Setup of north:
## system_top
module system_top (
    input  wire         clk, 
    input  wire         rst,
    input  wire         rx,
    output wire         tx,
    input  wire         miso,
    output wire         sclk,
    output wire         mosi,
    output wire         cs_n,
    output wire         nrst_pd,
    output wire [4:0]   pwm_servos,  
    input  wire [4:0]   input_ir,
	output wire [4:0] led_busy,
	output wire         led1, led2
);
For scale: roughly 980 flip-flops, roughly 26 I/O pins, about 44000 um^2 of cells after synthesis.
clock: 5.34 ns
lec_check: 0
cap_margin: 20
cell_pad_in_sites_detail_placement: 2
cell_pad_in_sites_global_placement: 0
core_aspect_ratio: 1.92
core_margin: 10
core_utilization: 38
cts_cluster_size: 84
gpl_routability_driven: 1
gpl_timing_driven: 1
place_density: 0.52
slew_margin: 20
run.sh (not shown) runs the stock make flow with config.mk's settings and CLKGATE_MAP_FILE=.
> inputs changed (north -> south)
- an added PLACE_DENSITY_LB_ADDON of 0.01
- an added SETUP_SLACK_MARGIN of 1.0
- a deleted PLACE_DENSITY that had been 0.52
- a change of CORE_MARGIN from 10 to 2
- a deleted CORE_ASPECT_RATIO that had been 1.92
- a deleted GPL_TIMING_DRIVEN that had been 1
- a deleted CELL_PAD_IN_SITES_DETAIL_PLACEMENT that had been 2
- a deleted CELL_PAD_IN_SITES_GLOBAL_PLACEMENT that had been 0
- a deleted CTS_CLUSTER_SIZE that had been 84
- a change of CORE_UTILIZATION from 38 to 72
- a deleted GPL_ROUTABILITY_DRIVEN that had been 1
- a change of the clock period (ns, I/O delays scaled along) from 5.34 to 3.58
Findings:
- Taking north as the reference, in south relative area of non-clock buffer cells in the final design higher; clock group share of total power roughly the same; instance area after placement lower.
- Floorplan check, south vs north: die outline smaller in south
- Sort south and north by number of nets at the end of the flow desc -> top: south
- In south relative to north, first-pass GRT wire length had gone down by more than 10%.
- Comparing the two runs side by side, south comes out ahead of north on fmax.
- The clock latency of the later-clocked register in the worst-skew pair of south is lower than that of north.
- Against north, via count in south rose by a little under 10%.
- According to the power report, total power for south is higher than for north.
Inputs modified between south and east:
- SETUP_SLACK_MARGIN no longer set, was 1.0
- CORE_UTILIZATION now 40, was 72
- PLACE_DENSITY_LB_ADDON no longer set, was 0.01
- the clock period (ns, I/O delays scaled along) now 8.0, was 3.58
[summary]
In the tables for south and east, share of the cycle needed by the critical path after routing reads lower with east. east ended up with a lower worst hold slack than south did. Against south, the final cell area of east is lower. The total power density per cell area in east is 0.48 times that in south. Clock buffer count from CTS: east vs south up about 5%. east vs. south: wire length moved down, static leakage moved down, global-route wire length before repair saw a decrease, total via count in the routed design saw a decrease. Of the two values seen for end point of the critical path, comm_inst.handler.tx_buf[4][0]$_DFFE_PP_ was produced by east and comm_inst.handler.tx_buf[6][0]$_DFFE_PP_ by south.
Here is what was changed in the inputs of west compared with east.
- putting PLACE_DENSITY_LB_ADDON at 0.02 where nothing was set
- putting CELL_PAD_IN_SITES_GLOBAL_PLACEMENT at 2 where nothing was set
- putting GPL_ROUTABILITY_DRIVEN at 0 where nothing was set
- putting GPL_TIMING_DRIVEN at 1 where nothing was set
- putting CTS_CLUSTER_SIZE at 40 where nothing was set
- swapping 20 for 30 in CAP_MARGIN
- putting CELL_PAD_IN_SITES_DETAIL_PLACEMENT at 2 where nothing was set
- swapping 20 for 40 in SLEW_MARGIN
- putting TNS_END_PERCENT at 10 where nothing was set
- putting ABC_AREA at 1 where nothing was set
[summary]
- Compared to east, the routing of west uses more wire.
- Delta (west minus east): die extent in x climbed 0.74%, met2 global-route usage climbed 13 points, number of diodes added for antenna fixing dropped 1, pin count of the biggest net entering global routing climbed 18%.
- Compare east and west | XOR/XNOR share of the synthesized area higher: east
- Total power of west is higher than that of east.
- Re arrival time reported for the critical path endpoint: west is 0.29 ns down on east.

Setup of build 13:
Starting RTL as in the previous note.
Settings: LEC_CHECK=0, CAP_MARGIN=10, CELL_PAD_IN_SITES_DETAIL_PLACEMENT=1, CORE_MARGIN=2, CORE_UTILIZATION=65, CTS_CLUSTER_DIAMETER=284, CTS_CLUSTER_SIZE=99, GPL_ROUTABILITY_DRIVEN=0, GPL_TIMING_DRIVEN=0, MAX_ROUTING_LAYER=met4, MIN_ROUTING_LAYER=met2, PLACE_DENSITY_LB_ADDON=0.21, SLEW_MARGIN=20; clock period 3.52 ns.
Build 13: GRT-0116 in global routing (5_1_grt) -> run aborted
The following lists how build 70 was set up differently from build 13:
Settings: removing CTS_CLUSTER_SIZE (formerly 99); removing GPL_ROUTABILITY_DRIVEN (formerly 0); removing PLACE_DENSITY_LB_ADDON (formerly 0.21); removing MIN_ROUTING_LAYER (formerly met2); changing CAP_MARGIN from 10 to 20; removing GPL_TIMING_DRIVEN (formerly 0); removing CTS_CLUSTER_DIAMETER (formerly 284); removing CELL_PAD_IN_SITES_DETAIL_PLACEMENT (formerly 1); removing MAX_ROUTING_LAYER (formerly met4); changing CORE_UTILIZATION from 65 to 40; changing the clock period (ns, I/O delays scaled along) from 3.52 to 4.8.
--- outcome ---
- global routing (5_1_grt): build 13 exited with error
- The flow did not stop early for build 70: all stages ran, and the layout cleared the timing, design-rule and antenna checks.
- When build 70 is measured against build 13, its number of setup buffers added after CTS turns out 26 lower.
- Build 70: die outline area 43,000 sq um above build 13
- Comparing build 13 against build 70, there is no change at all in netlist area before placement.
- Build 70 vs build 13 — estimated wirelength of the detail-placed design dropped by more than a quarter
Setup changes, build 70 to build 73
Settings: a change of CORE_UTILIZATION from 40 to 70; a change of the clock period (ns, I/O delays scaled along) from 4.8 to 2.71.
Notes after the runs:
In build 73 the implementation ran to completion but is not tape-out ready, as the final checks report negative setup slack. Cmp build 70 and build 73 / worst setup slack / lower: build 73. The lower maximum fanout encountered on the critical timing path of build 70 and build 73 is in build 73. The end point of the critical path comes out comm_inst.handler.tx_buf[4][7] in one run and comm_inst.handler.tx_buf[6][5] in the other, namely in build 70 and build 73 respectively. Per the comparison of build 73 with build 70, critical path data required time saw a decrease; hold slack saw a decrease; global-route usage up 17 points; worst clock skew on the final layout went up 17 ps; share of power burned in the clock network moved up. Cmp build 73 vs build 70: horizontal extent of the die lower in build 73.
What build 38 does differently from build 73 at the input level:
Settings: ABC_AREA newly set to 0; CAP_MARGIN changed from 20 to 5; SETUP_SLACK_MARGIN newly set to -0.26; CTS_CLUSTER_DIAMETER newly set to 397.
## What came out
- Although build 38 finished all stages, its layout failed final checks on negative setup slack.
- Against build 73, worst ir drop on vdd in build 38 fell slightly.
- Comparing routed wire length for build 38 and build 73, the bigger number came from build 73.
- Build 38 gives less power of the combinational group than build 73 did.
- Diff build 73 -> build 38 | non-clock buffer count | down by more than 10%
- Sequential share of layout area delta for build 38 relative to build 73: 1.1 points higher
- Detailed-route wire length on metal 1, build 38 and build 73, higher one = build 73.
- Measured against each other, build 38 and build 73 differ in cell depth of the worst setup path, the higher figure coming from build 73.
- Relative to build 73, part of the total power dissipated in the clock network decreased by 0.7 points in build 38.

Setup of v6:
system_top again, from the RTL that the note above started with.
Settings: LEC_CHECK=0, ABC_AREA=1, CAP_MARGIN=20, CORE_MARGIN=2, CORE_UTILIZATION=72, CTS_CLUSTER_DIAMETER=398, CTS_CLUSTER_SIZE=10, HOLD_SLACK_MARGIN=0.29, PLACE_DENSITY=0.37, SETUP_SLACK_MARGIN=0.49, SLEW_MARGIN=20, TNS_END_PERCENT=10; clock period 2.68 ns.
In v6 the implementation completed, yet the final layout does not meet the checks, the culprit being setup timing.
Setup changes, v6 to v7
==> flow/config.mk <==
export PLATFORM = sky130hd
export DESIGN_NAME = system_top
export DESIGN_NICKNAME = system_top
export VERILOG_FILES = /design/flow/design.v
export SDC_FILE = /design/flow/constraint.sdc
export NUM_CORES = 4
export LEC_CHECK = 0
export CAP_MARGIN = 20
export CORE_MARGIN = 2
export CORE_UTILIZATION = 40
export SLEW_MARGIN = 20
==> flow/constraint.sdc <==
create_clock -name core_clock -period 3.2 [get_ports {clk}]
set_input_delay 0.6400 -clock core_clock [delete_from_list [all_inputs] [get_ports {clk}]]
set_output_delay 0.6400 -clock core_clock [all_outputs]
set_load 0.01 [all_outputs]
==> comparison <==
- v7: full flow OK, the timing, design-rule and antenna checks passed
- Between v6 and v7, biggest cell delay along the critical path increased.
- Final instance area: v7 vs v6 down 3200 um^2
- Combinational gate area: v7 vs v6 down 1600 um^2
- v6 → v7: insertion delay at the late pin of the worst-skew pair went down 0.02 ns, synthesized-area fraction occupied by adder cells held, data required time of the worst path went up 0.51 ns.
- Cmp v6 and v7 / area share of and-or/or-and cells after synthesis / lower: v7
- When the final numbers for v6 and v7 were put side by side, the total die size turned out to be greater in v7.
- Total power: v6 and v7 compared, higher one is v6

system_top again, from the RTL that the note above started with.
clock: 3.52 ns
lec_check: 0
cap_margin: 10
cell_pad_in_sites_detail_placement: 0
cell_pad_in_sites_global_placement: 3
core_margin: 10
core_utilization: 65
cts_cluster_diameter: 284
cts_cluster_size: 44
gpl_routability_driven: 0
gpl_timing_driven: 1
max_routing_layer: met4
min_routing_layer: met2
place_density_lb_addon: 0.09
slew_margin: 20
The first run never finished: it broke off in global placement without I/O (3_1_place_gp_skip_io).
Then changed:
Settings changed: CAP_MARGIN 10 to 20, CELL_PAD_IN_SITES_DETAIL_PLACEMENT 0 to default, CELL_PAD_IN_SITES_GLOBAL_PLACEMENT 3 to default, CORE_MARGIN 10 to 2, CORE_UTILIZATION 65 to 58, CTS_CLUSTER_DIAMETER 284 to default, GPL_ROUTABILITY_DRIVEN 0 to default, GPL_TIMING_DRIVEN 1 to default, MAX_ROUTING_LAYER met4 to default, MIN_ROUTING_LAYER met2 to default, PLACE_DENSITY_LB_ADDON 0.09 to default.
Clock period 3.52 ns to 5.39 ns, I/O delays scaled along.
After rerunning: Now the flow finished with timing, DRC and antenna clean; synthesized cell count does not change; synthesized area is unchanged; die area fell by 0.57%.
Then changed:
Settings changed: ABC_AREA from default to 1, CAP_MARGIN 20 to 5, CORE_UTILIZATION 58 to 70, CTS_CLUSTER_SIZE 44 to default, SETUP_SLACK_MARGIN from default to 0.21.
Clock period 5.39 ns to 2.71 ns, I/O delays scaled along.
Now the flow completed, yet does not pass: setup timing.
Via count grows by about a fifth.
Area after synthesis came out higher slightly.
Clock skew went down by 4.6 ps.
Fmax increases by well over a third.
Clock power goes up by well over a third.
Final cell count increases by about a fifth.
Non-clock buffer count came out higher by 235.
Setup slack degrades by 1200 ps.
Power increases by well over a third.
Then changed:
Settings changed: CAP_MARGIN 5 to 15, CORE_ASPECT_RATIO from default to 0.72, SETUP_SLACK_MARGIN 0.21 to 0.19.
Clock period 2.71 ns to 2.68 ns, I/O delays scaled along.
=> The changed run completed and failed the layout checks on setup timing; flip-flop count stays the same; routed wire length goes up by 10%; setup slack got worse by 120 ps.
No activity file was given, so power comes from the tool's default toggle rates.
